## design.v

```verilog
`timescale 1ns / 1ps
module BMU( HD1, HD2, HD3, HD4, HD5, HD6, HD7, HD8, HD9, HD10, HD11, HD12, HD13, HD14, HD15, HD16, Rx, len, clock, reset
    );
output  [1:0] HD1;
output  [1:0] HD2;
output  [1:0] HD3;
output  [1:0] HD4;
output  [1:0] HD5;
output  [1:0] HD6;
output  [1:0] HD7;
output  [1:0] HD8;
output  [1:0] HD9;
output  [1:0] HD10;
output  [1:0] HD11;
output  [1:0] HD12;
output  [1:0] HD13;
output  [1:0] HD14;
output  [1:0] HD15;
output  [1:0] HD16;
input [1:0] Rx;
input len;
input reset;
input clock;
   reg [1:0] 	 HD1;
   reg [1:0] 	 HD2;
   reg [1:0] 	 HD3;
   reg [1:0] 	 HD4;
   reg [1:0] 	 HD5;
   reg [1:0] 	 HD6;
   reg [1:0] 	 HD7;
   reg [1:0] 	 HD8;
   reg [1:0] 	 HD9;
   reg [1:0] 	 HD10;
   reg [1:0] 	 HD11;
   reg [1:0] 	 HD12;
   reg [1:0] 	 HD13;
   reg [1:0] 	 HD14;
   reg [1:0] 	 HD15;
   reg [1:0] 	 HD16; 
always@(posedge clock or posedge reset)
begin
if(reset)
begin
HD1<=0; HD9<=0;
HD2<=0; HD10<=0;
HD3<=0; HD11<=0;
HD4<=0; HD12<=0;
HD5<=0; HD13<=0;
HD6<=0; HD14<=0;
HD7<=0; HD15<=0;
HD8<=0; HD16<=0;
end
else if(len)
begin
case(Rx)
					2'b00: begin
                         HD1 <=2'b00; HD2 <=2'b10; HD3 <=2'b01; HD4 <=2'b01;
                         HD5 <=2'b10; HD6 <=2'b00; HD7 <=2'b01; HD8 <=2'b01;
                         HD9 <=2'b10; HD10<=2'b00; HD11<=2'b01; HD12<=2'b01;
                         HD13<=2'b00; HD14<=2'b10; HD15<=2'b01; HD16<=2'b01;
                      end
               2'b01: begin
                         HD1 <=2'b01; HD2 <=2'b01; HD3 <=2'b00; HD4 <=2'b10;
                         HD5 <=2'b01; HD6 <=2'b01; HD7 <=2'b10; HD8 <=2'b00;
                         HD9 <=2'b01; HD10<=2'b01; HD11<=2'b10; HD12<=2'b00;
                         HD13<=2'b01; HD14<=2'b01; HD15<=2'b00; HD16<=2'b10;
                      end
               2'b10: begin
                         HD1 <=2'b01; HD2 <=2'b01; HD3 <=2'b10; HD4 <=2'b00;
                         HD5 <=2'b01; HD6 <=2'b01; HD7 <=2'b00; HD8 <=2'b10;
                         HD9 <=2'b01; HD10<=2'b01; HD11<=2'b00; HD12<=2'b10;
                         HD13<=2'b01; HD14<=2'b01; HD15<=2'b10; HD16<=2'b00;
                      end
               2'b11: begin
                         HD1 <=2'b10; HD2 <=2'b00; HD3 <=2'b01; HD4 <=2'b01;
                         HD5 <=2'b00; HD6 <=2'b10; HD7 <=2'b01; HD8 <=2'b01;
                         HD9 <=2'b00; HD10<=2'b10; HD11<=2'b01; HD12<=2'b01;
                         HD13<=2'b10; HD14<=2'b00; HD15<=2'b01; HD16<=2'b01;
                      end
          endcase 
end
end
endmodule
`timescale 1ns / 1ps
module Add_Compare(acs_pm_survivor, acs_label, acs_pm_ina, HD_ina, acs_pm_inb, HD_inb, norm, aen, clock, reset
    );
output [3:0] acs_pm_survivor;
output acs_label;
input [3:0] acs_pm_ina;
input [3:0] acs_pm_inb;
input [1:0] HD_ina;
input [1:0] HD_inb;
input [3:0] norm;
input aen;
input clock;
input reset;
reg [3:0] acs_pm_survivor;
reg  acs_label; 
reg [3:0] suma;
reg [3:0] sumb;
wire [4:0] adda = (acs_pm_ina - norm) + HD_ina;
wire [4:0] addb = (acs_pm_inb - norm) + HD_inb;
always@(posedge clock or posedge reset)
begin
if(reset)
suma<=0;
else
begin
if(aen && adda[4])
suma<=4'b1111;
else if(aen)
suma<=adda[3:0];
end
end
always@(posedge clock or posedge reset)
begin
if(reset)
sumb<=0;
else if(aen && addb[4])
sumb<=4'b1111;
else if(aen)
sumb<=addb[3:0];
end
always@(suma or sumb)
begin
if(suma<=sumb)
begin
acs_pm_survivor=suma;
acs_label=1'b0;
end
else
begin
acs_pm_survivor=sumb;
acs_label=1'b1;
end
end
endmodule
`timescale 1ns / 1ps
module ACSU(acs0_pm_out, acs1_pm_out, acs2_pm_out, acs3_pm_out, 
                 acs4_pm_out, acs5_pm_out, acs6_pm_out, acs7_pm_out,
                 acs0_label,  acs1_label,  acs2_label,  acs3_label, 
                 acs4_label,  acs5_label,  acs6_label,  acs7_label,
                 acs0_pm_ina,  acs0_pm_inb, HD0_ina, HD0_inb,
                 acs1_pm_ina,  acs1_pm_inb, HD1_ina, HD1_inb,
                 acs2_pm_ina,  acs2_pm_inb, HD2_ina, HD2_inb,
                 acs3_pm_ina,  acs3_pm_inb, HD3_ina, HD3_inb,
                 acs4_pm_ina,  acs4_pm_inb, HD4_ina, HD4_inb,
                 acs5_pm_ina,  acs5_pm_inb, HD5_ina, HD5_inb,
                 acs6_pm_ina,  acs6_pm_inb, HD6_ina, HD6_inb,
                 acs7_pm_ina,  acs7_pm_inb, HD7_ina, HD7_inb,
                 norm, aen, clock, reset
                );
   output [3:0] acs0_pm_out;
   output [3:0] acs1_pm_out;
   output [3:0] acs2_pm_out;
   output [3:0] acs3_pm_out;
   output [3:0] acs4_pm_out;
   output [3:0] acs5_pm_out;
   output [3:0] acs6_pm_out;
   output [3:0] acs7_pm_out;
   output  acs0_label;
   output  acs1_label;
   output  acs2_label;
   output  acs3_label;
   output  acs4_label;
   output  acs5_label;
   output  acs6_label;
   output  acs7_label;
   input [3:0]  acs0_pm_ina;
   input [3:0]  acs1_pm_ina;
   input [3:0]  acs2_pm_ina;
   input [3:0]  acs3_pm_ina;
   input [3:0]  acs4_pm_ina;
   input [3:0]  acs5_pm_ina;
   input [3:0]  acs6_pm_ina;
   input [3:0]  acs7_pm_ina;
   input [3:0]  acs0_pm_inb;
   input [3:0]  acs1_pm_inb;
   input [3:0]  acs2_pm_inb;
   input [3:0]  acs3_pm_inb;
   input [3:0]  acs4_pm_inb;
   input [3:0]  acs5_pm_inb;
   input [3:0]  acs6_pm_inb;
   input [3:0]  acs7_pm_inb;
   input [1:0] 	   HD0_ina;
   input [1:0] 	   HD1_ina;
   input [1:0] 	   HD2_ina;
   input [1:0] 	   HD3_ina;
   input [1:0] 	   HD4_ina;
   input [1:0] 	   HD5_ina;
   input [1:0] 	   HD6_ina;
   input [1:0] 	   HD7_ina;
   input [1:0] 	   HD0_inb;
   input [1:0] 	   HD1_inb;
   input [1:0] 	   HD2_inb;
   input [1:0] 	   HD3_inb;
   input [1:0] 	   HD4_inb;
   input [1:0] 	   HD5_inb;
   input [1:0] 	   HD6_inb;
   input [1:0] 	   HD7_inb;   
   input [3:0] norm;
   input aen;
   input clock;
   input reset;
Add_Compare DUT0 (.acs_pm_survivor(acs0_pm_out), 
               .acs_label(acs0_label),
               .acs_pm_ina(acs0_pm_ina), 
               .HD_ina(HD0_ina), 
               .acs_pm_inb(acs0_pm_inb), 
               .HD_inb(HD0_inb),
               .norm(norm),
               .aen(aen),
               .clock(clock),
               .reset(reset)
              );
Add_Compare DUT1 (.acs_pm_survivor(acs1_pm_out),
               .acs_label(acs1_label), 
               .acs_pm_ina(acs1_pm_ina), 
               .HD_ina(HD1_ina), 
               .acs_pm_inb(acs1_pm_inb), 
               .HD_inb(HD1_inb),
               .norm(norm),
               .aen(aen),
               .clock(clock),
               .reset(reset)
              );
Add_Compare DUT2 (.acs_pm_survivor(acs2_pm_out), 
               .acs_label(acs2_label),
               .acs_pm_ina(acs2_pm_ina), 
               .HD_ina(HD2_ina),
               .acs_pm_inb(acs2_pm_inb), 
               .HD_inb(HD2_inb),
               .norm(norm),
               .aen(aen),
               .clock(clock),
               .reset(reset)
              );
Add_Compare DUT3 (.acs_pm_survivor(acs3_pm_out), 
               .acs_label(acs3_label),
               .acs_pm_ina(acs3_pm_ina), 
               .HD_ina(HD3_ina),
               .acs_pm_inb(acs3_pm_inb), 
               .HD_inb(HD3_inb),
               .norm(norm),
               .aen(aen),
               .clock(clock),
               .reset(reset)
              );
Add_Compare DUT4 (.acs_pm_survivor(acs4_pm_out), 
               .acs_label(acs4_label),
               .acs_pm_ina(acs4_pm_ina), 
               .HD_ina(HD4_ina),
               .acs_pm_inb(acs4_pm_inb), 
               .HD_inb(HD4_inb),
               .norm(norm),
               .aen(aen),
               .clock(clock),
               .reset(reset)
              );
Add_Compare DUT5 (.acs_pm_survivor(acs5_pm_out), 
               .acs_label(acs5_label),
               .acs_pm_ina(acs5_pm_ina), 
               .HD_ina(HD5_ina),
               .acs_pm_inb(acs5_pm_inb), 
               .HD_inb(HD5_inb),               
               .norm(norm),
               .aen(aen),
               .clock(clock),
               .reset(reset)
               );
Add_Compare DUT6 (.acs_pm_survivor(acs6_pm_out), 
               .acs_label(acs6_label),
               .acs_pm_ina(acs6_pm_ina), 
               .HD_ina(HD6_ina),
               .acs_pm_inb(acs6_pm_inb), 
               .HD_inb(HD6_inb),
               .norm(norm),
               .aen(aen),
               .clock(clock),
               .reset(reset)
              );
Add_Compare DUT7 (.acs_pm_survivor(acs7_pm_out), 
               .acs_label(acs7_label),
               .acs_pm_ina(acs7_pm_ina), 
               .HD_ina(HD7_ina),
               .acs_pm_inb(acs7_pm_inb), 
               .HD_inb(HD7_inb),
               .norm(norm),
               .aen(aen),
               .clock(clock),
               .reset(reset)
              );
endmodule 
`timescale 1ns / 1ps
module Decision( bstate, flag_metric, in0, in1, in2, in3, in4 ,in5, in6, in7);
output [2:0] bstate;
output [3:0] flag_metric;
input [3:0] in0;
input [3:0] in1;
input [3:0] in2;
input [3:0] in3;
input [3:0] in4;
input [3:0] in5;
input [3:0] in6;
input [3:0] in7;
reg [2:0] bstate;
reg [3:0] min01;
reg [3:0] min23;
reg [3:0] min45;
reg [3:0] min67;
reg [3:0] min0123;
reg [3:0] min4567;
reg [3:0] flag_metric; 
always@(*)
begin
if(in0<=in1)
min01=in0;
else
min01=in1;
if(in2<=in3)
min23=in2;
else
min23=in3;
if(in4<=in5)
min45=in4;
else
min45=in5;
if(in6<=in7)
min67=in6;
else
min67=in7;
if(min01<=min23)
min0123=min01;
else
min0123=min23;
if(min45<=min67)
min4567=min45;
else
min4567=min67;
if(min0123<=min4567)
flag_metric=min0123;
else
flag_metric=min4567;
end
always@(*)
begin
bstate=3'b000;
if(flag_metric==in0)
bstate=3'b000;
if(flag_metric==in1)
bstate=3'b001;
if(flag_metric==in2)
bstate=3'b010;
if(flag_metric==in3)
bstate=3'b011;
if(flag_metric==in4)
bstate=3'b100;
if(flag_metric==in5)
bstate=3'b101;
if(flag_metric==in6)
bstate=3'b110;
if(flag_metric==in7)
bstate=3'b111;
end
endmodule
module controlpath (Dx,  oen,  len, aen, 
                     A0_out, A1_out, A2_out, A3_out, A4_out, A5_out, A6_out, A7_out,
                     A0_in,  A1_in,  A2_in,  A3_in,  A4_in,  A5_in,  A6_in,  A7_in,
                     acs0_label,  acs1_label,  acs2_label,  acs3_label,  acs4_label,  acs5_label,  acs6_label,  acs7_label,
                     min_metric, seqrdy, reset, clock 
                    );
   output  Dx;
   output [3:0] min_metric;
   output           oen;
   output           len;
   output          aen;
   output [3:0] A0_out;
   output [3:0] A1_out;
   output [3:0] A2_out;
   output [3:0] A3_out;
   output [3:0] A4_out;
   output [3:0] A5_out;
   output [3:0] A6_out;
   output [3:0] A7_out;
   input [3:0] A0_in;
   input [3:0] A1_in;
   input [3:0] A2_in;
   input [3:0] A3_in;
   input [3:0] A4_in;
   input [3:0] A5_in;
   input [3:0] A6_in;
   input [3:0] A7_in;
   input   acs0_label;
   input   acs1_label;
   input   acs2_label;
   input   acs3_label;
   input   acs4_label;
   input   acs5_label;
   input   acs6_label;
   input   acs7_label;
   input 	  seqrdy;
   input 	  reset;
   input 	  clock;
   reg [14:0]   P0;
   reg [14:0]   P1;
   reg [14:0]   P2;
   reg [14:0]   P3;
   reg [14:0]   P4;
   reg [14:0]   P5;
   reg [14:0]   P6;
   reg [14:0]   P7;
   reg [3:0]   A0;
   reg [3:0]   A1;
   reg [3:0]   A2;
   reg [3:0]   A3;
   reg [3:0]   A4;
   reg [3:0]   A5;
   reg [3:0]   A6;
   reg [3:0]   A7;
   reg [3:0] 	  write_ptr;
   reg [3:0] 	  trace_ptr;
   reg [2:0] 	  tb_reg;
   reg 		   len;
   reg 		  aen;
   reg 		  wen;
   reg 		  ten;
   reg 		   oen;
   parameter [6:0] 
                   RESET           =7'b0000001,
                   calc_HD         =7'b0000010,
                   add_HD          =7'b0000100,
                   write_state     =7'b0001000,
                   beststate       =7'b0010000,
                   traceback       =7'b0100000,
						 output_DX       =7'b1000000;
   reg [6:0] next_state;
   wire [2:0] min_state;
   Decision UUT_TB (.bstate(min_state), .flag_metric(min_metric),
                         .in0(A0_out), .in1(A1_out), .in2(A2_out), .in3(A3_out), 
                         .in4(A4_out), .in5(A5_out), .in6(A6_out), .in7(A7_out));
   assign Dx = ( oen) ? tb_reg[0] : 1'b0;
   assign A0_out = (write_ptr>0) ? A0_in:A0;
   assign A1_out = (write_ptr>0) ? A1_in:A1;
   assign A2_out = (write_ptr>0) ? A2_in:A2;
   assign A3_out = (write_ptr>0) ? A3_in:A3;
   assign A4_out = (write_ptr>0) ? A4_in:A4;
   assign A5_out = (write_ptr>0) ? A5_in:A5;
   assign A6_out = (write_ptr>0) ? A6_in:A6;
   assign A7_out = (write_ptr>0) ? A7_in:A7;
   always @(posedge clock or posedge reset)
     begin
	if (reset)
	  begin
	     P0 <=0; P1 <=0; P2 <=0; P3 <=0; P4 <=0; P5 <=0; P6 <=0; P7 <=0;
	  end
	else
	  begin
             if (wen && write_ptr>0)
               begin
                  P0   <={acs0_label, P0[14:1]};									 
                  P1   <={acs1_label, P1[14:1]};									 
                  P2   <={acs2_label, P2[14:1]};
                  P3   <={acs3_label, P3[14:1]};
                  P4   <={acs4_label, P4[14:1]};
                  P5   <={acs5_label, P5[14:1]};
                  P6   <={acs6_label, P6[14:1]};
                  P7   <={acs7_label, P7[14:1]};		  
               end	  
      end
	  end
   always @(posedge clock or posedge reset)
     begin
	if (reset)
	  begin
	     A0 <=0;       A1 <=4'b1111; A2 <=4'b1111; A3 <=4'b1111; 
             A4 <=4'b1111; A5 <=4'b1111; A6 <=4'b1111; A7 <=4'b1111;
	  end
	else
	  begin
             if (wen)
               begin
                  A0 <=A0_in; A1 <=A1_in; A2 <=A2_in; A3 <=A3_in; 
                  A4 <=A4_in; A5 <=A5_in; A6 <=A6_in; A7 <=A7_in;
               end
	  end
     end
   always @(posedge clock or posedge reset)
     begin
	if (reset)
	  tb_reg <=0;
	else
	  begin
	     if (next_state==write_state)
	        tb_reg <=min_state;
	     else if (ten)
               begin
                  case (tb_reg)
                    3'b000 : tb_reg <={P0[trace_ptr],tb_reg[2:1]};
                    3'b001 : tb_reg <={P1[trace_ptr],tb_reg[2:1]};
                    3'b010 : tb_reg <={P2[trace_ptr],tb_reg[2:1]};
                    3'b011 : tb_reg <={P3[trace_ptr],tb_reg[2:1]};
                    3'b100 : tb_reg <={P4[trace_ptr],tb_reg[2:1]};
                    3'b101 : tb_reg <={P5[trace_ptr],tb_reg[2:1]};
                    3'b110 : tb_reg <={P6[trace_ptr],tb_reg[2:1]};
                    3'b111 : tb_reg <={P7[trace_ptr],tb_reg[2:1]};
                  endcase
	       end
	  end
     end
   always @ (posedge clock or posedge reset)
     begin
        if (reset)
          begin
              len <=0; aen <=0; wen <=0; ten <=0;  oen <=0;
	     write_ptr    <=0;
	     trace_ptr    <=0;
             next_state   <= RESET;
          end
        else
          begin
             case(next_state)
               RESET:      begin
		             if (seqrdy)
			       begin
                                   len <=0; aen <=0; wen <=0; ten <=0;  oen <=0;
                                  next_state <=calc_HD;
			       end
		             else
			       next_state <=RESET;
                           end  
               calc_HD:    begin
                               len <=1; aen <=0; wen <=0; ten <=0;  oen <=0;
                              next_state   <= add_HD;
                           end 
               add_HD:        begin
                             if (seqrdy)
                               begin
                               len <=0; aen <=1; wen <=0; ten <=0;  oen <=0;
                              next_state   <= write_state;
                               end
                             else
                              next_state   <= add_HD;
                           end 
               write_state: begin
                                 if (write_ptr < 14)
                                   begin
                                       len <=0; aen <=0; wen <=1; ten <=0;  oen <=0;
				      write_ptr <=write_ptr+1;
                                      next_state   <= calc_HD;
                                   end
                                else if (write_ptr == 14)
                                   begin
				       len <=0; aen <=0; wen <=1; ten <=0;  oen <=0;
				      write_ptr <=write_ptr+1;
                                      next_state   <= beststate;
			           end
                              end  
               beststate:    begin
                                  len <=0; aen <=0; wen <=0; ten <=0;  oen <=0;
		                 ;
		                 write_ptr    <=14;
		  		 trace_ptr    <=14;
                                 next_state   <= traceback;
                              end 
               traceback:     begin
                                 if (trace_ptr >1)
                                   begin
                                       len <=0; aen <=0; wen <=0; ten <=1;  oen <=0;
		                      trace_ptr    <=trace_ptr-1; 
                                      next_state   <= traceback;
                                   end	    
                                 else if (trace_ptr == 1) 
                                   begin
                                       len <=0; aen <=0; wen <=0; ten <=0;  oen <=0;
                                      next_state   <= output_DX;
	                           end
                              end 
               output_DX:     begin
                                       len <=0; aen <=0; wen <=0; ten <=0;  oen <=1;
                                      next_state   <= calc_HD;
                end 
	    endcase 
	 end 
   end 
endmodule
`timescale 1ns / 1ps
module Viterbi(Dx, Rx, oen, rxrdy, clock, seqrdy,reset
    );
output Dx;
output oen;
output rxrdy;
input [1:0] Rx;
input seqrdy;
input reset;
input clock;
wire[3:0] A0_out;
wire[3:0] A1_out;
wire[3:0] A2_out;
wire[3:0] A3_out;
wire[3:0] A4_out;
wire[3:0] A5_out;
wire[3:0] A6_out;
wire[3:0] A7_out;
 wire [3:0] acs0_pm_out;
 wire [3:0] acs1_pm_out;
 wire [3:0] acs2_pm_out;
 wire [3:0] acs3_pm_out;
 wire [3:0] acs4_pm_out;
 wire [3:0] acs5_pm_out;   
 wire [3:0] acs6_pm_out;   
 wire [3:0] acs7_pm_out;
wire acs0_label;
wire acs1_label;
wire acs2_label;
wire acs3_label;
wire acs4_label;
wire acs5_label;
wire acs6_label;
wire acs7_label;
wire len;
wire aen;
wire [3:0] min_metric;
assign rxrdy = len;
wire [1:0] HD1;	wire [1:0] HD9;
wire [1:0] HD2;	wire [1:0] HD10;
wire [1:0] HD3;   wire [1:0] HD11;
wire [1:0] HD4;	wire [1:0] HD12;
wire [1:0] HD5;	wire [1:0] HD13;
wire [1:0] HD6;	wire [1:0] HD14;
wire [1:0] HD7;	wire [1:0] HD15;
wire [1:0] HD8;	wire [1:0] HD16;
BMU U1(.HD1(HD1), .HD2(HD2), .HD3(HD3), .HD4(HD4), .HD5(HD5), .HD6(HD6), .HD7(HD7), .HD8(HD8), .HD9(HD9), .HD10(HD10), .HD11(HD11), .HD12(HD12), .HD13(HD13), .HD14(HD14), .HD15(HD15), .HD16(HD16), .Rx(Rx), .len(len & seqrdy), .clock(clock), .reset(reset)
);
ACSU U2(.acs0_pm_out(acs0_pm_out), .acs1_pm_out(acs1_pm_out), 
              .acs2_pm_out(acs2_pm_out), .acs3_pm_out(acs3_pm_out), 
              .acs4_pm_out(acs4_pm_out), .acs5_pm_out(acs5_pm_out), 
              .acs6_pm_out(acs6_pm_out), .acs7_pm_out(acs7_pm_out),
              .acs0_label(acs0_label),   .acs1_label(acs1_label), 
              .acs2_label(acs2_label),   .acs3_label(acs3_label), 
              .acs4_label(acs4_label),   .acs5_label(acs5_label), 
              .acs6_label(acs6_label),   .acs7_label(acs7_label),
              .acs0_pm_ina(A0_out),  .acs0_pm_inb(A4_out), .HD0_ina(HD1), .HD0_inb(HD9),
              .acs1_pm_ina(A0_out),  .acs1_pm_inb(A4_out), .HD1_ina(HD2), .HD1_inb(HD10),
              .acs2_pm_ina(A1_out),  .acs2_pm_inb(A5_out), .HD2_ina(HD3), .HD2_inb(HD11),
              .acs3_pm_ina(A1_out),  .acs3_pm_inb(A5_out), .HD3_ina(HD4), .HD3_inb(HD12),
              .acs4_pm_ina(A2_out),  .acs4_pm_inb(A6_out), .HD4_ina(HD5), .HD4_inb(HD13),
              .acs5_pm_ina(A2_out),  .acs5_pm_inb(A6_out), .HD5_ina(HD6), .HD5_inb(HD14),
              .acs6_pm_ina(A3_out),  .acs6_pm_inb(A7_out), .HD6_ina(HD7), .HD6_inb(HD15),
              .acs7_pm_ina(A3_out),  .acs7_pm_inb(A7_out), .HD7_ina(HD8), .HD7_inb(HD16),
	      .norm(min_metric), .aen(aen), .reset(reset), .clock(clock)
              );
				 controlpath U3(.Dx(Dx), .oen(oen), .len(len), .aen(aen), 
                 .A0_out(A0_out), .A1_out(A1_out), .A2_out(A2_out), .A3_out(A3_out), 
                 .A4_out(A4_out), .A5_out(A5_out), .A6_out(A6_out), .A7_out(A7_out),
                 .A0_in(acs0_pm_out), .A1_in(acs1_pm_out), .A2_in(acs2_pm_out), .A3_in(acs3_pm_out),  
                 .A4_in(acs4_pm_out), .A5_in(acs5_pm_out), .A6_in(acs6_pm_out), .A7_in(acs7_pm_out),
                 .acs0_label(acs0_label), .acs1_label(acs1_label), .acs2_label(acs2_label), .acs3_label(acs3_label), 
                 .acs4_label(acs4_label), .acs5_label(acs5_label), .acs6_label(acs6_label), .acs7_label(acs7_label),
                 .min_metric(min_metric), .seqrdy(seqrdy), .reset(reset), .clock(clock)
                );
endmodule
```

## run.sh

```bash
#!/bin/bash
# the make line also repeats each setting of config.mk as NAME=value (left out here)
make -C /OpenROAD-flow-scripts/flow DESIGN_CONFIG=/design/flow/config.mk WORK_HOME=/design/flow/orfs CLKGATE_MAP_FILE= finish
```

## config.mk

```make
export PLATFORM = sky130hd
export DESIGN_NAME = Viterbi
export DESIGN_NICKNAME = Viterbi
export VERILOG_FILES = /design/flow/design.v
export SDC_FILE = /design/flow/constraint.sdc
export NUM_CORES = 4
export LEC_CHECK = 0
export ABC_AREA = 1
export CAP_MARGIN = 20
export CORE_MARGIN = 8
export CORE_UTILIZATION = 40
export GPL_TIMING_DRIVEN = 0
export HOLD_SLACK_MARGIN = 0.25
export MIN_ROUTING_LAYER = met2
export PLACE_DENSITY_LB_ADDON = 0.27
export SLEW_MARGIN = 20
```

## constraint.sdc

```tcl
create_clock -name core_clock -period 8.0 [get_ports {clock}]
set_input_delay 1.6000 -clock core_clock [delete_from_list [all_inputs] [get_ports {clock}]]
set_output_delay 1.6000 -clock core_clock [all_outputs]
set_load 0.01 [all_outputs]
```

==> impl_metrics.yaml, run 1 <==
# flow metrics
route:
  drtIter0Drc: 3953
  num_vias: 19651
  first_pass_iters: 19
  vias_per_cell: 7.48
  wl_per_cell_um: 20.1
  wirelength_um: 52700
  ant_nets: 0
  drc: 0
placement:
  place_congestion: 0.938
  dp_hpwl_um: 37800
  place_area_mm2: 0.0169
  portBuffers: 7
floorplanning:
  io_pins: 8
  die_height_um: 216
  fp-utilization_pct: 40.4
  fp.dieArea_mm2: 0.0466
  row_count: 73
  core_area_mm2: 0.0395
  die_w_um: 216
logic_synthesis:
  ys_seq_share_pct: 38.6
  yosys_warnings: 4
  ys_area_mm2: 0.0160
  synth.avg_cell_area_um2: 7.90
  fa_ha_area_share_pct: 12.3
  synth_top_cell_by_area: "dfrtp_1"
  top_cell_area_share_pct: 33.9
  fp_nets: 2169
  synthCells: 2022
  mux_share_pct: 1.13
  synth_cell_type_count: 52
  ys.flops: 245
  aoi_share_pct: 16.0
  syn_area_mm2: 0.0160
  synth-edff-count: 0
  ys_top_cells_by_count: "509 x nand2_1, 297 x inv_1, 222 x o21ai_0"
  xor_share_pct: 1.46
  synthArstFlopShare_pct: 100
  yosys_cells: 2022
  synthSimpleGateAreaFrac_pct: 21.7
  area_leaders: "dfrtp_1 34%, nand2_1 12%, ha_1 9.2%, inv_1 7.0%, o21ai_0 7.0%"
  logic_family: "simple AND/OR/NAND/NOR gates"
  flop_cell: "dfrtp_1"
  top_cell: "nand2_1"
global_route:
  grt_pass1_wl_um: 79900
  grt_pass1_vias: 20602
  grtUsageTotal_pct: 33.1
  grt_max_degree: 33
  antenna_found_initial: 0
  grt-ovfl-total: 0
layout:
  utilization_pct: 45.8
  design_area_mm2: 0.0181
  syn_to_final_growth_pct: 13.5
  final_nets: 2223
worst_setup_path:
  critPathKind: "register to register"
  worstPathArrival_ps: 8060
  cp_slowest_cell: "fa_1"
  cp_max_fo: 10
  r2r_end: "U2.DUT3.sumb[3]"
  path_buffers: 6
  cpPeakStageDelay_ps: 490
  cp-start-kind: "register"
  cp.depth: 38
  r2r_cells: 38
  cpLargestDelayFamily: "adder cells"
  cp.required_ps: 8430
  cp_common_cell: "ha_1"
  critPathCapture: "U2.DUT3.sumb[3]"
  crit_start: "U2.DUT1.suma[3]"
  critPathCaptureType: "register"
  rrSetupSlack_ps: 370
  r2r-start: "U2.DUT1.suma[3]"
sta:
  maxSlewViolCount: 0
  hold_viol_final: 0
  relSlewSlack_pct: 14.0
  skew_ps: 11.2
  setup_viol: 0
  finalCriticalPeriod_ps: 7630
  max_clock_freq_mhz: 131
  worstMarginPinSlew_ps: 1290
  post-route-period-util_pct: 95.4
  holdWs_ps: 483
clocking:
  cts_hold_buf: 0
  h-tree-depth: 1
  clock_latency_ps: 590
  root_buffer: "clkbuf_16"
  clk_pin_slew_ps: 60
  clock_sinks: 245
  cts_tree: "built"
  cts_inserted_buffers: 28
  cts_buffer_depth: 3
job:
  warnings: 32
  cap_violations: 0
hold_path:
  hp-class: "register to register"
  min_to: "U3.P0[13]"
  min_delay_path_depth: 2
  min-delay-start: "U3.P0[13]"
run_status:
  outcome: "timing/DRC/antenna clean"
[layer usage]
| layer | vias up | track usage [%] | wire length [um] | part of all wire [%] |
|---|---|---|---|---|
| li1 | 6688 | - | - | - |
| met1 | 7074 | - | 0 | 0 |
| met2 | 5221 | 39.6 | 26000 | 49 |
| met3 | 654 | 42.8 | 20600 | 39 |
| met4 | 14 | 7.26 | 5690 | 11 |
| met5 | - | 13.9 | 387 | 0.73 |
[what timing repair did]
action                                  in CTS  in global routing
setup buffers                                0                  7
resized                                     12                 44
pin swaps                                    0                  3
endpoints found under the setup margin      66                 67
[per-stage QoR]
step	TNS, ps	cells	worst slack (ps)
global route	-1310	2623	-82.8
global placement	-155880	2554	-2600
CTS	0	2616	8.83
floorplan	0	2022	450
finish	0	2626	370
detailed placement	-27900	2565	-648
[area by class of cell]
type,instances,area (um2)
well taps,525,657
repair buffers,26,344
clock buffers,38,788
plain buffers,56,233
clock inverters,14,184
flip-flops and latches,245,6170
diodes,3,7.51
multi-input cells,1406,8550
inverters,313,1190
fillers,3944,21400
==> run 2, diff against run 1 <==
Settings changed: CAP_MARGIN 20 to 15, CELL_PAD_IN_SITES_GLOBAL_PLACEMENT set to 1, CORE_MARGIN 8 to 2, CORE_UTILIZATION 40 to 68, CTS_CLUSTER_DIAMETER set to 321, CTS_CLUSTER_SIZE set to 25, GPL_ROUTABILITY_DRIVEN set to 0, HOLD_SLACK_MARGIN 0.25 to -0.09, MAX_ROUTING_LAYER set to met4, PLACE_DENSITY_LB_ADDON 0.27 to 0.07, SETUP_SLACK_MARGIN set to 0.55, SLEW_MARGIN 20 to 25.
Clock period 8.0 ns to 8.85 ns, I/O delays scaled along.
==> run 2 against run 1 <==
The run now fails in global placement without I/O (3_1_place_gp_skip_io). Die size shrank 47%. Synthesized cell count unchanged. Synthesized area is the same.
==> impl_metrics.yaml, run 2 <==
# flow metrics
run_status:
  outcome: "stopped before the end"
  haltStage: "global placement without I/O (3_1_place_gp_skip_io)"
  error: "[ERROR FLW-0024] Place density exceeds 1.0 (current PLACE_DENSITY_LB_ADDON =  0.07). Please check if the value of  PLACE_DENSITY_LB_ADDON is between 0 and 0.99."
logic_synthesis:
  ys_top_cells_by_count: "509 x nand2_1, 297 x inv_1, 222 x o21ai_0"
  top_cell_area_share_pct: 33.9
  ys_area_mm2: 0.0160
  synthArstFlopShare_pct: 100
  ys.flops: 245
  xor_share_pct: 1.46
  synthCells: 2022
  top_cell: "nand2_1"
  logic_family: "simple AND/OR/NAND/NOR gates"
  syn_area_mm2: 0.0160
  synth.avg_cell_area_um2: 7.90
  flop_cell: "dfrtp_1"
  synth_top_cell_by_area: "dfrtp_1"
  synth-edff-count: 0
  yosys_warnings: 4
  area_leaders: "dfrtp_1 34%, nand2_1 12%, ha_1 9.2%, inv_1 7.0%, o21ai_0 7.0%"
  mux_share_pct: 1.13
  ys_seq_share_pct: 38.6
  fa_ha_area_share_pct: 12.3
  synthSimpleGateAreaFrac_pct: 21.7
  synth_cell_type_count: 52
  aoi_share_pct: 16.0
  yosys_cells: 2022
  fp_nets: 2169
floorplanning:
  row_count: 56
  die_height_um: 157
  die_w_um: 157
  core_area_mm2: 0.0233
  fp-utilization_pct: 68.6
  fp.dieArea_mm2: 0.0247
==> run 3, diff against run 2 <==
Settings changed: ABC_AREA 1 to unset, CAP_MARGIN 15 to 20, CELL_PAD_IN_SITES_GLOBAL_PLACEMENT 1 to unset, CORE_UTILIZATION 68 to 28, CTS_CLUSTER_DIAMETER 321 to unset, CTS_CLUSTER_SIZE 25 to unset, GPL_ROUTABILITY_DRIVEN 0 to unset, GPL_TIMING_DRIVEN 0 to unset, HOLD_SLACK_MARGIN -0.09 to unset, MAX_ROUTING_LAYER met4 to unset, MIN_ROUTING_LAYER met2 to unset, PLACE_DENSITY_LB_ADDON 0.07 to unset, SETUP_SLACK_MARGIN 0.55 to unset, SLEW_MARGIN 25 to 20.
Clock period 8.85 ns to 8.42 ns, I/O delays scaled along.
==> run 3 against run 2 <==
Now clean on timing, DRC and antenna. Synthesized cell count shrank 19%. Synthesized area increased by 3.5%. Die size up 150%.
==> impl_metrics.yaml, run 3 <==
# flow metrics
logic_synthesis:
  synthArstFlopShare_pct: 100
  ys_top_cells_by_count: "216 x dfrtp_1, 175 x nor2_1, 135 x mux2_2"
  ys_area_mm2: 0.0165
  mux_share_pct: 16.7
  yosys_cells: 1642
  ys.flops: 245
  fp_nets: 1789
  flop_cell: "dfrtp_1"
  area_leaders: "dfrtp_1 33%, mux2_2 9.2%, ha_1 8.9%, dfstp_2 4.6%, a21oi_1 4.0%"
  logic_family: "multiplexers"
  synthSimpleGateAreaFrac_pct: 11.3
  fa_ha_area_share_pct: 12.2
  aoi_share_pct: 14.2
  top_cell_area_share_pct: 32.7
  xor_share_pct: 3.48
  synthCells: 1642
  yosys_warnings: 4
  ys_seq_share_pct: 37.3
  synth-edff-count: 0
  synth.avg_cell_area_um2: 10.1
  top_cell: "dfrtp_1"
  synth_top_cell_by_area: "dfrtp_1"
  syn_area_mm2: 0.0165
  synth_cell_type_count: 75
route:
  num_antenna_cells: 0
  wirelength_um: 41600
  drc: 0
  ant_nets: 0
  vias_per_cell: 5.04
  first_pass_iters: 7
  wl_per_cell_um: 16.8
  drtIter0Drc: 735
  num_vias: 12496
worst_setup_path:
  cp_slowest_cell: "fa_1"
  crit_start: "U2.DUT4.sumb[2]"
  cp.required_ps: 8830
  critPathCaptureType: "register"
  path_buffers: 6
  cp_common_cell: "a21oi_1"
  rrSetupSlack_ps: 340
  cpLargestDelayFamily: "adder cells"
  critPathCapture: "U2.DUT5.suma[3]"
  cpPeakStageDelay_ps: 530
  cp_max_fo: 8
  critPathKind: "register to register"
  r2r_cells: 35
  r2r-start: "U2.DUT4.sumb[2]"
  cp.depth: 35
  worstPathArrival_ps: 8490
  r2r_end: "U2.DUT5.suma[3]"
  cp-start-kind: "register"
job:
  warnings: 34
  cap_violations: 0
clocking:
  cts_buffer_depth: 3
  cts_inserted_buffers: 26
  cts_tree: "built"
  clock_latency_ps: 550
  clk_pin_slew_ps: 60
  h-tree-depth: 1
  clock_sinks: 245
  cts_hold_buf: 0
  root_buffer: "clkbuf_16"
floorplanning:
  die_w_um: 247
  die_height_um: 247
  io_pins: 8
  fp-utilization_pct: 28.1
  core_area_mm2: 0.0587
  row_count: 89
  fp.dieArea_mm2: 0.0610
sta:
  post-route-period-util_pct: 95.9
  skew_ps: 10.7
  setup_viol: 0
  worstMarginPinSlew_ps: 1030
  hold_viol_final: 0
  relSlewSlack_pct: 31.5
  finalCriticalPeriod_ps: 8080
  maxSlewViolCount: 0
  max_clock_freq_mhz: 124
hold_path:
  min_to: "U3.next_state[5]"
  min_delay_path_depth: 2
  min-delay-start: "U3.next_state[6]"
  hp-class: "register to register"
layout:
  ff_latch_area_mm2: 0.00617
  final_nets: 1833
  n_fill_cell: 5927
  syn_to_final_growth_pct: 15.5
  instances_no_fill: 2479
  combGateArea_mm2: 0.00984
placement:
  place_congestion: 0.908
  portBuffers: 7
  dp_cells: 2420
  dp_hpwl_um: 29800
global_route:
  grt_max_degree: 176
  grt_pass1_vias: 12550
  grt_pass1_wl_um: 67000
  grt-ovfl-total: 0
  grtUsageTotal_pct: 13.5
  antenna_found_initial: 0
run_status:
  outcome: "timing/DRC/antenna clean"
==> run 3: cell type report <==
type,count,area share (%)
Multi-Input combinational cell,1194,51.6
Sequential cell,245,32.4
Tap cell,773,5.07
Clock buffer,41,4.07
Timing Repair Buffer,93,3.88
Inverter,126,2.52
Clock inverter,7,0.518
==> run 3: timing repair <==
item	in CTS	in global routing
pin swaps	0	17
setup endpoints to repair	11	65
buffers inserted	0	11
resized	2	62
==> run 3: metrics by stage <==
stage / utilization (%) / setup WS, ps / instance area [um2] / hold WS (ps) / TNS (ps)
floorplan: - / 54.1 / 16500 / 428 / 0
global placement: 30.4 / 150 / 17900 / 448 / 0
detailed placement: 30.4 / -55.4 / 17900 / 465 / -168
CTS: 32.0 / 53.6 / 18800 / 481 / 0
global route: 32.5 / -94.8 / 19100 / 505 / -1050
finish: 32.5 / 343 / 19100 / 473 / 0
==> run 3: metal layers <==
metal | share of wire, % | vias to the layer above | GRT usage (%)
met3 | 4.4 | 68 | 2.11
met4 | 2.7 | 0 | 4.06
met1 | 45 | 6198 | 17.9
met2 | 48 | 259 | 22.6
met5 | 0 | - | 0
li1 | - | 5971 | -
==> run 4, diff against run 3 <==
Settings changed: CORE_UTILIZATION 28 to 69, CTS_CLUSTER_SIZE set to 57, MAX_ROUTING_LAYER set to met4, SETUP_SLACK_MARGIN set to 0.21.
Clock period 8.42 ns to 8.85 ns, I/O delays scaled along.
==> run 4 against run 3 <==
Still clean. Via count rose by 1.2%. Synthesized cell count did not move. Die size fell by 59%. Clock skew rose by 8.5 ps. Utilization rose by 45 points. Highest routed layer unchanged.
==> impl_metrics.yaml, run 4 <==
# flow metrics
run_status:
  outcome: "timing/DRC/antenna clean"
placement:
  place_ws_ps: 123
  dp_hpwl_um: 28300
  place_congestion: 0.986
  place_area_mm2: 0.0170
  dp_cells: 1923
  portBuffers: 7
global_route:
  grt_pass1_wl_um: 65800
  grt_max_degree: 152
  grt_pass1_vias: 12880
  grtUsageTotal_pct: 33.0
  grt-ovfl-total: 0
  antenna_found_initial: 1
logic_synthesis:
  synth_top_cell_by_area: "dfrtp_1"
  synth-edff-count: 0
  syn_area_mm2: 0.0165
  mux_share_pct: 16.7
  synthArstFlopShare_pct: 100
  fp_nets: 1789
  yosys_warnings: 4
  fa_ha_area_share_pct: 12.2
  ys_top_cells_by_count: "216 x dfrtp_1, 175 x nor2_1, 135 x mux2_2"
  ys.flops: 245
  area_leaders: "dfrtp_1 33%, mux2_2 9.2%, ha_1 8.9%, dfstp_2 4.6%, a21oi_1 4.0%"
  flop_cell: "dfrtp_1"
  yosys_cells: 1642
  aoi_share_pct: 14.2
  synthSimpleGateAreaFrac_pct: 11.3
  synth_cell_type_count: 75
  top_cell_area_share_pct: 32.7
  ys_area_mm2: 0.0165
  top_cell: "dfrtp_1"
  synth.avg_cell_area_um2: 10.1
  synthCells: 1642
  ys_seq_share_pct: 37.3
  logic_family: "multiplexers"
  xor_share_pct: 3.48
layout:
  ff_latch_area_mm2: 0.00617
  final_nets: 1793
  design_area_mm2: 0.0182
  utilization_pct: 77.5
  n_fill_cell: 1608
  syn_to_final_growth_pct: 10.2
  combGateArea_mm2: 0.00978
  instances_no_fill: 1987
route:
  wirelength_um: 40300
  ant_nets: 0
  vias_per_cell: 6.36
  wl_per_cell_um: 20.3
  num_vias: 12644
  drtIter0Drc: 962
  drc: 0
  first_pass_iters: 6
floorplanning:
  row_count: 56
  die_w_um: 159
  fp-utilization_pct: 70.4
  io_pins: 8
  core_area_mm2: 0.0235
  fp.dieArea_mm2: 0.0252
  die_height_um: 159
worst_setup_path:
  cp-start-kind: "register"
  cp.required_ps: 9270
  critPathCapture: "U2.DUT1.suma[3]"
  cpPeakStageDelay_ps: 600
  r2r_cells: 34
  cpLargestDelayFamily: "adder cells"
  r2r-start: "U2.DUT4.suma[2]"
  cp_slowest_cell: "fa_2"
  rrSetupSlack_ps: 560
  crit_start: "U2.DUT4.suma[2]"
  path_buffers: 5
  r2r_end: "U2.DUT1.suma[3]"
  cp_max_fo: 8
  worstPathArrival_ps: 8710
  cp_common_cell: "ha_1"
  cp.depth: 34
  critPathCaptureType: "register"
  critPathKind: "register to register"
hold_path:
  min_to: "U3.next_state[5]"
  hp-class: "register to register"
  min_delay_path_depth: 2
  min-delay-start: "U3.next_state[6]"
sta:
  grt_setup_unrepaired: "no"
  holdWs_ps: 467
  worstMarginPinSlew_ps: 975
  post-route-period-util_pct: 93.7
  max_clock_freq_mhz: 121
  final.setup.tns_ps: 0
  skew_ps: 19.2
  fin_ws_ps: 558
  hold_viol_final: 0
  setup_viol: 0
  maxSlewViolCount: 0
  relSlewSlack_pct: 35.0
  finalCriticalPeriod_ps: 8290
clocking:
  clk_pin_slew_ps: 70
  cts_hold_buf: 0
  h-tree-depth: 1
  root_buffer: "clkbuf_16"
  cts_inserted_buffers: 27
  clock_latency_ps: 560
  cts_buffer_depth: 3
  clock_sinks: 245
  cts_tree: "built"
job:
  cap_violations: 0
  warnings: 36
==> run 4: metal layers <==
layer | up-vias | track usage [%] | wire length, um
met4 | 0 | 12.8 | 1710
met2 | 374 | 55.1 | 20000
met1 | 6247 | 41.2 | 16600
met5 | - | - | 0
li1 | 5901 | - | -
met3 | 122 | 4.44 | 2000
==> run 4: what timing repair did <==
action | 4_1_cts | 5_1_grt
endpoints found under the setup margin | 17 | 65
resized | 4 | 51
pin swaps | 2 | 10
setup buffers | 2 | 10
==> run 4: final cells by class <==
| cell class | count | share of cell area, % |
|---|---|---|
| flip-flops and latches | 245 | 33.9 |
| clock buffers | 34 | 4.02 |
| repair buffers | 52 | 2.43 |
| clock inverters | 16 | 1.06 |
| well taps | 319 | 2.19 |
| inverters | 126 | 2.64 |
| multi-input cells | 1194 | 53.7 |
| diodes | 1 | 0.0137 |
==> run 5, diff against run 4 <==
Settings changed: ABC_AREA set to 1, CORE_ASPECT_RATIO set to 0.99, CORE_UTILIZATION 69 to 72, CTS_CLUSTER_DIAMETER set to 72, CTS_CLUSTER_SIZE 57 to 15, PLACE_DENSITY_LB_ADDON set to 0.2, SETUP_SLACK_MARGIN 0.21 to 1.86, SLEW_MARGIN 20 to 10, TNS_END_PERCENT set to 5.
Clock period 8.85 ns to 7.8 ns, I/O delays scaled along.
==> run 5 against run 4 <==
Worst setup slack lost 580 ps. Largest cell class unchanged. Critical endpoint is now U2.DUT6.suma[3]. Utilization is 13 points higher. Flip-flop count did not move. Final area grew 9.3%. Now fails the layout checks on setup timing. Non-clock buffer count is 138 higher.
==> impl_metrics.yaml, run 5 <==
# flow metrics
worst_setup_path:
  cp.depth: 42
  cp_slowest_cell: "dfrtp_1"
  r2r_cells: 42
  path_buffers: 7
  cp.required_ps: 8200
  cp_max_fo: 8
  cp_common_cell: "nand2_1"
  crit_start: "U2.DUT6.suma[3]"
  r2r_end: "U2.DUT6.suma[3]"
  critPathCapture: "U2.DUT6.suma[3]"
  rrSetupSlack_ps: -20
  cpLargestDelayFamily: "simple AND/OR/NAND/NOR gates"
  cpPeakStageDelay_ps: 680
  worstPathArrival_ps: 8230
  r2r-start: "U2.DUT6.suma[3]"
  cp-start-kind: "register"
  critPathKind: "register to register"
  critPathCaptureType: "register"
global_route:
  grt_pass1_wl_um: 78800
  grt-ovfl-total: 0
  grt_pass1_vias: 15878
  grt_max_degree: 127
  grtUsageTotal_pct: 43.0
  antenna_found_initial: 3
hold_path:
  min-delay-start: "U3.P5[0]"
  hp-class: "register to register"
  min_to: "U3.P5[0]"
  min_delay_path_depth: 2
floorplanning:
  core_area_mm2: 0.0219
  fp.dieArea_mm2: 0.0234
  die_height_um: 152
  fp-utilization_pct: 72.9
  io_pins: 8
  row_count: 54
  die_w_um: 154
layout:
  combGateArea_mm2: 0.00993
  ff_latch_area_mm2: 0.00617
  utilization_pct: 90.8
  syn_to_final_growth_pct: 24.5
  final_nets: 2328
  n_fill_cell: 904
route:
  wl_per_cell_um: 24.0
  first_pass_iters: 10
  ant_nets: 0
  wirelength_um: 59600
  drc: 0
  drtIter0Drc: 2150
  vias_per_cell: 6.81
  num_vias: 16870
sta:
  relSlewSlack_pct: 29.2
  hold_viol_final: 0
  skew_ps: 44.7
  final.setup.tns_ps: -24.2
  fin_ws_ps: -20.9
  max_clock_freq_mhz: 128
  finalCriticalPeriod_ps: 7820
  worstMarginPinSlew_ps: 1060
  grt_setup_unrepaired: "yes"
  post-route-period-util_pct: 100
  setup_viol: 2
  maxSlewViolCount: 0
logic_synthesis:
  fp_nets: 2169
  synth_top_cell_by_area: "dfrtp_1"
  yosys_warnings: 4
  ys_seq_share_pct: 38.6
  synthArstFlopShare_pct: 100
  top_cell_area_share_pct: 33.9
  synth_cell_type_count: 52
  flop_cell: "dfrtp_1"
  synthSimpleGateAreaFrac_pct: 21.7
  xor_share_pct: 1.46
  synth-edff-count: 0
  ys.flops: 245
  synth.avg_cell_area_um2: 7.90
  syn_area_mm2: 0.0160
  top_cell: "nand2_1"
  logic_family: "simple AND/OR/NAND/NOR gates"
  ys_top_cells_by_count: "509 x nand2_1, 297 x inv_1, 222 x o21ai_0"
  fa_ha_area_share_pct: 12.3
  synthCells: 2022
  aoi_share_pct: 16.0
  area_leaders: "dfrtp_1 34%, nand2_1 12%, ha_1 9.2%, inv_1 7.0%, o21ai_0 7.0%"
  ys_area_mm2: 0.0160
  yosys_cells: 2022
  mux_share_pct: 1.13
placement:
  dp_hpwl_um: 29000
  place_congestion: 0.963
  portBuffers: 7
job:
  cap_violations: 0
  warnings: 41
run_status:
  outcome: "failed layout checks"
  failed_checks: "setup timing"
clocking:
  cts_buffer_depth: 3
  root_buffer: "clkbuf_16"
  clock_sinks: 245
  h-tree-depth: 1
  clock_latency_ps: 570
  cts_tree: "built"
  cts_inserted_buffers: 21
  clk_pin_slew_ps: 100
run 5: stage by stage:
step           cells  area (um2)  hold slack (ps)  setup slack, ps
3_3_place_gp    2273       16300              464              382
5_1_grt         2479       19900              513             -182
3_5_place_dp    2273       16300              470              147
6_report        2479       19900              487            -20.9
2_1_floorplan   2022       16000              428              250
4_1_cts         2443       19200              490             1420
run 5: what timing repair did:
action                                  in CTS  in global routing
hold buffers                                 0                  0
pin swaps                                   89                 60
endpoints found under the setup margin      67                 68
resized                                    290                103
buffers inserted                           127                 32
cloned                                       5                  0
run 5: metal layers:
metal	vias up	track usage [%]	part of all wire (%)
met2	1470	71.4	46
met5	-	-	0
met1	7788	47.4	32
met4	0	29.3	11
met3	657	7.22	11
li1	6955	-	-
run 5: final cells by class:
cell class	count	share of cell area (%)
multi-input combinational	1410	50.0
sequential	245	31.0
antenna	3	0.0378
clock buffer	34	2.99
timing repair buffer	190	7.90
clock inverter	4	0.315
inverter	313	6.02
tap	280	1.76
==> run 6, diff against run 5 <==
Settings changed: CORE_ASPECT_RATIO 0.99 to 0.5, CTS_CLUSTER_DIAMETER 72 to 400, CTS_CLUSTER_SIZE 15 to 98, MAX_ROUTING_LAYER met4 to unset, PLACE_DENSITY set to 0.42, PLACE_DENSITY_LB_ADDON 0.2 to unset, SETUP_SLACK_MARGIN 1.86 to 0.96, SLEW_MARGIN 10 to 20.
Clock period 7.8 ns to 3.51 ns, I/O delays scaled along.
==> run 6 against run 5 <==
The run now fails in global routing (5_1_grt). Synthesized area unchanged. Synthesized cell count unchanged. Die size increased by 0.31%.
==> impl_metrics.yaml, run 6 <==
# flow metrics
run_status:
  outcome: "stopped before the end"
  haltStage: "global routing (5_1_grt)"
  error: "[ERROR GRT-0232] Routing congestion too high. Check the congestion heatmap in the GUI."
floorplanning:
  fp-utilization_pct: 73.5
  io_pins: 8
  fp.dieArea_mm2: 0.0235
  die_w_um: 215
  row_count: 38
  core_area_mm2: 0.0217
  die_height_um: 109
logic_synthesis:
  ys_seq_share_pct: 38.6
  synthArstFlopShare_pct: 100
  ys_top_cells_by_count: "509 x nand2_1, 297 x inv_1, 222 x o21ai_0"
  top_cell: "nand2_1"
  mux_share_pct: 1.13
  synth.avg_cell_area_um2: 7.90
  logic_family: "simple AND/OR/NAND/NOR gates"
  synth_top_cell_by_area: "dfrtp_1"
  synthSimpleGateAreaFrac_pct: 21.7
  syn_area_mm2: 0.0160
  ys.flops: 245
  aoi_share_pct: 16.0
  synth-edff-count: 0
  top_cell_area_share_pct: 33.9
  yosys_cells: 2022
  xor_share_pct: 1.46
  fp_nets: 2169
  synthCells: 2022
  area_leaders: "dfrtp_1 34%, nand2_1 12%, ha_1 9.2%, inv_1 7.0%, o21ai_0 7.0%"
  synth_cell_type_count: 52
  fa_ha_area_share_pct: 12.3
  yosys_warnings: 4
  flop_cell: "dfrtp_1"
  ys_area_mm2: 0.0160
global_route:
  grt-ovfl-total: 454
  grtUsageTotal_pct: 89.1
clocking:
  h-tree-depth: 1
  clock_sinks: 245
  cts_buffer_depth: 3
  cts_inserted_buffers: 6
  root_buffer: "clkbuf_16"
placement:
  place_congestion: 0.963
  portBuffers: 7
  dp_hpwl_um: 34200
-- run 6: repair_timing --
item                       in CTS
gates resized                 251
cloned                          3
hold buffers                    0
hold endpoints to repair        0
setup endpoints to repair      67
setup buffers                  82
pin swaps                      93
-- run 6: through the flow --
stage               cell area, um2  setup TNS [ps]  std cells  setup slack (ps)
floorplan                    16200         -242410       2022             -2450
global placement             18400         -197470       2526             -3170
detailed placement           18400         -207180       2526             -3270
CTS                          20300         -180270       2619             -2780
-- run 6: metal layers --
metal  track usage (%)  overflow
met2               104       254
met3              76.6        30
met1              86.2        13
met4              97.6       156
met5              50.6         1
==> run 7, diff against run 6 <==
Settings changed: CORE_ASPECT_RATIO 0.5 to unset, CTS_CLUSTER_DIAMETER 400 to unset, CTS_CLUSTER_SIZE 98 to 83, HOLD_SLACK_MARGIN set to 0.29, PLACE_DENSITY 0.42 to unset, PLACE_DENSITY_LB_ADDON set to 0.2, SETUP_SLACK_MARGIN 0.96 to unset, TNS_END_PERCENT 5 to unset.
Clock period 3.51 ns to 6.29 ns, I/O delays scaled along.
==> run 7 against run 6 <==
The run again fails in global routing (5_1_grt). Synthesized cell count unchanged. Synthesized area unchanged. Die size decreased by 0.31%.
==> impl_metrics.yaml, run 7 <==
# flow metrics
run_status:
  outcome: "stopped before the end"
  haltStage: "global routing (5_1_grt)"
  error: "[ERROR DPL-0038] Utilization greater than 100%, impossible to legalize"
clocking:
  cts_buffer_depth: 3
  cts_inserted_buffers: 26
  root_buffer: "clkbuf_16"
  cts_hold_buf: 0
  h-tree-depth: 1
  clock_sinks: 245
logic_synthesis:
  fa_ha_area_share_pct: 12.3
  ys_seq_share_pct: 38.6
  xor_share_pct: 1.46
  flop_cell: "dfrtp_1"
  area_leaders: "dfrtp_1 34%, nand2_1 12%, ha_1 9.2%, inv_1 7.0%, o21ai_0 7.0%"
  fp_nets: 2169
  ys_top_cells_by_count: "509 x nand2_1, 297 x inv_1, 222 x o21ai_0"
  yosys_warnings: 4
  top_cell: "nand2_1"
  synth_cell_type_count: 52
  mux_share_pct: 1.13
  synthArstFlopShare_pct: 100
  logic_family: "simple AND/OR/NAND/NOR gates"
  ys.flops: 245
  synth_top_cell_by_area: "dfrtp_1"
  synthCells: 2022
  ys_area_mm2: 0.0160
  synth-edff-count: 0
  synth.avg_cell_area_um2: 7.90
  syn_area_mm2: 0.0160
  yosys_cells: 2022
  synthSimpleGateAreaFrac_pct: 21.7
  aoi_share_pct: 16.0
  top_cell_area_share_pct: 33.9
floorplanning:
  io_pins: 8
  die_height_um: 153
  fp-utilization_pct: 73.2
  row_count: 54
  die_w_um: 153
  core_area_mm2: 0.0218
  fp.dieArea_mm2: 0.0234
placement:
  dp_cells: 2441
  place_congestion: 0.945
  portBuffers: 7
  place_ws_ps: -728
  dp_hpwl_um: 31000
-- run 7: per-stage QoR --
stage	setup TNS [ps]	area, um2
after global placement	-22510	17700
after detailed placement	-40410	17700
after floorplan	-863	16000
after CTS	-905	20400
-- run 7: what timing repair did --
| action | 4_1_cts |
|---|---|
| gates cloned | 1 |
| setup endpoints to repair | 67 |
| endpoints found under the hold margin | 0 |
| setup buffers | 129 |
| gates resized | 235 |
| pin swaps | 98 |
==> run 8, diff against run 7 <==
Settings changed: ABC_AREA 1 to unset, CORE_UTILIZATION 72 to 53, CTS_CLUSTER_SIZE 83 to unset, HOLD_SLACK_MARGIN 0.29 to unset, PLACE_DENSITY_LB_ADDON 0.2 to unset, SETUP_SLACK_MARGIN set to -0.55.
Clock period 6.29 ns to 6.55 ns, I/O delays scaled along.
==> run 8 against run 7 <==
The layout now fails its checks (setup timing). Die size increased by 39%. Synthesized cell count decreased by 19%. Synthesized area increased by 3.5%.
==> impl_metrics.yaml, run 8 <==
# flow metrics
run_status:
  outcome: "failed layout checks"
  failed_checks: "setup timing"
placement:
  dp_hpwl_um: 31900
  portBuffers: 7
  place_congestion: 0.887
  dp_cells: 2291
logic_synthesis:
  yosys_warnings: 4
  top_cell_area_share_pct: 32.7
  ys.flops: 245
  top_cell: "dfrtp_1"
  ys_area_mm2: 0.0165
  synth.avg_cell_area_um2: 10.1
  synthSimpleGateAreaFrac_pct: 11.3
  flop_cell: "dfrtp_1"
  synth-edff-count: 0
  synth_top_cell_by_area: "dfrtp_1"
  fa_ha_area_share_pct: 12.2
  synthArstFlopShare_pct: 100
  syn_area_mm2: 0.0165
  synthCells: 1642
  xor_share_pct: 3.48
  yosys_cells: 1642
  logic_family: "multiplexers"
  mux_share_pct: 16.7
  area_leaders: "dfrtp_1 33%, mux2_2 9.2%, ha_1 8.9%, dfstp_2 4.6%, a21oi_1 4.0%"
  ys_top_cells_by_count: "216 x dfrtp_1, 175 x nor2_1, 135 x mux2_2"
  aoi_share_pct: 14.2
  ys_seq_share_pct: 37.3
  fp_nets: 1789
  synth_cell_type_count: 75
sta:
  fin_ws_ps: -1330
  hold_viol_final: 0
  setup_viol: 67
  grt_setup_unrepaired: "yes"
  relSlewSlack_pct: 31.9
  maxSlewViolCount: 0
  holdWs_ps: 473
  skew_ps: 7.80
  post-route-period-util_pct: 120
  max_clock_freq_mhz: 127
  worstMarginPinSlew_ps: 1020
  finalCriticalPeriod_ps: 7880
global_route:
  grt-ovfl-total: 0
  grtUsageTotal_pct: 26.9
  grt_max_degree: 178
  grt_pass1_vias: 13770
  grt_pass1_wl_um: 71400
  antenna_found_initial: 0
clocking:
  root_buffer: "clkbuf_16"
  cts_buffer_depth: 3
  cts_hold_buf: 0
  clk_pin_slew_ps: 60
  h-tree-depth: 1
  clock_latency_ps: 560
  clock_sinks: 245
  cts_tree: "built"
  cts_inserted_buffers: 28
route:
  ant_nets: 0
  vias_per_cell: 5.67
  wirelength_um: 44700
  num_vias: 13563
  drtIter0Drc: 796
  num_antenna_cells: 0
  first_pass_iters: 5
  drc: 0
  wl_per_cell_um: 18.7
hold_path:
  min_to: "U3.next_state[5]"
  min_delay_path_depth: 2
  min-delay-start: "U3.next_state[6]"
  hp-class: "register to register"
worst_setup_path:
  critPathCapture: "U2.DUT3.suma[1]"
  r2r_end: "U2.DUT3.suma[1]"
  cp_max_fo: 7
  cp.depth: 38
  cp_slowest_cell: "fa_1"
  critPathCaptureType: "register"
  cpPeakStageDelay_ps: 570
  critPathKind: "register to register"
  r2r_cells: 38
  crit_start: "U2.DUT4.sumb[2]"
  rrSetupSlack_ps: -1330
  cp.required_ps: 6950
  cp-start-kind: "register"
  path_buffers: 9
  cp_common_cell: "ha_4"
  cpLargestDelayFamily: "adder cells"
  worstPathArrival_ps: 8280
  r2r-start: "U2.DUT4.sumb[2]"
layout:
  instances_no_fill: 2392
  utilization_pct: 72.5
  ff_latch_area_mm2: 0.00617
  syn_to_final_growth_pct: 34.7
  n_fill_cell: 2236
  final_nets: 2121
  combGateArea_mm2: 0.0111
floorplanning:
  io_pins: 8
  row_count: 64
  core_area_mm2: 0.0307
  fp.dieArea_mm2: 0.0326
  die_height_um: 181
  fp-utilization_pct: 53.9
  die_w_um: 181
job:
  cap_violations: 0
  warnings: 37
==> run 8: cell type report <==
cell class | count | area share [%]
timing repair buffer | 379 | 13.5
clock buffer | 46 | 3.86
sequential | 245 | 27.7
multi-input combinational | 1194 | 50.0
clock inverter | 6 | 0.484
inverter | 126 | 2.19
tap | 396 | 2.23
==> run 8: timing repair <==
action,4_1_cts,5_1_grt
gates resized,98,149
pin swaps,63,116
buffers inserted,25,30
gates cloned,0,0
endpoints found under the setup margin,67,67
==> run 8: metal layers <==
metal  global-route usage, %  vias up  share of wire, %
met5                       0        -                 0
met2                    47.2      191                50
li1                        -     6565                 -
met4                    6.61        0               2.8
met1                    36.1     6728                44
met3                    2.43       79               2.8
==> run 8: metrics by stage <==
stage	instance area [um2]	setup TNS [ps]	worst slack [ps]
after CTS	21300	-61360	-1160
after floorplan	17000	-37000	-845
final	22200	-74270	-1330
after global placement	19700	-61800	-1150
after global routing	22200	-92370	-1620
after detailed placement	19700	-73240	-1290
==> run 9, diff against run 8 <==
Settings changed: CORE_UTILIZATION 53 to 72, CTS_CLUSTER_DIAMETER set to 387, CTS_CLUSTER_SIZE set to 98, PLACE_DENSITY set to 0.39, SETUP_SLACK_MARGIN -0.55 to unset.
Clock period 6.55 ns to 6.77 ns, I/O delays scaled along.
==> run 9 against run 8 <==
Synthesized cell count stayed put. Die size shrank 26%. Synthesized area unchanged. The flow now stops in global routing (5_1_grt).
==> impl_metrics.yaml, run 9 <==
# flow metrics
run_status:
  outcome: "stopped before the end"
  haltStage: "global routing (5_1_grt)"
  error: "[ERROR GRT-0232] Routing congestion too high. Check the congestion heatmap in the GUI."
logic_synthesis:
  logic_family: "multiplexers"
  fp_nets: 1789
  synth.avg_cell_area_um2: 10.1
  mux_share_pct: 16.7
  synth-edff-count: 0
  synthSimpleGateAreaFrac_pct: 11.3
  ys.flops: 245
  top_cell: "dfrtp_1"
  synthCells: 1642
  ys_top_cells_by_count: "216 x dfrtp_1, 175 x nor2_1, 135 x mux2_2"
  ys_area_mm2: 0.0165
  fa_ha_area_share_pct: 12.2
  flop_cell: "dfrtp_1"
  yosys_cells: 1642
  aoi_share_pct: 14.2
  ys_seq_share_pct: 37.3
  xor_share_pct: 3.48
  synthArstFlopShare_pct: 100
  synth_cell_type_count: 75
  yosys_warnings: 4
  syn_area_mm2: 0.0165
  area_leaders: "dfrtp_1 33%, mux2_2 9.2%, ha_1 8.9%, dfstp_2 4.6%, a21oi_1 4.0%"
  synth_top_cell_by_area: "dfrtp_1"
  top_cell_area_share_pct: 32.7
floorplanning:
  die_height_um: 155
  row_count: 55
  die_w_um: 155
  fp-utilization_pct: 73.2
  fp.dieArea_mm2: 0.0242
  core_area_mm2: 0.0226
  io_pins: 8
clocking:
  cts_inserted_buffers: 6
  h-tree-depth: 1
  root_buffer: "clkbuf_16"
  clock_sinks: 245
  cts_buffer_depth: 3
placement:
  dp_hpwl_um: 35400
  place_congestion: 0.967
  portBuffers: 7
  dp_cells: 2171
global_route:
  grt-ovfl-total: 126
  grtUsageTotal_pct: 78.2
run 9: routing by layer:
| layer | GRT usage [%] | GRT overflow |
|---|---|---|
| met5 | 17.6 | 0 |
| met4 | 84.3 | 57 |
| met3 | 56.3 | 4 |
| met2 | 95.7 | 64 |
| met1 | 80.4 | 1 |
run 9: what timing repair did:
action,4_1_cts
pin swaps,103
buffers inserted,35
hold endpoints to repair,0
endpoints found under the setup margin,67
gates resized,140
hold buffers,0
run 9: stage by stage:
step | instance area, um2 | setup TNS, ps | hold WS (ps) | worst slack (ps)
2_1_floorplan | 17200 | -19820 | 428 | -616
3_3_place_gp | 19600 | -34870 | 455 | -734
3_5_place_dp | 19600 | -56030 | 482 | -1100
4_1_cts | 20900 | -50840 | 510 | -941
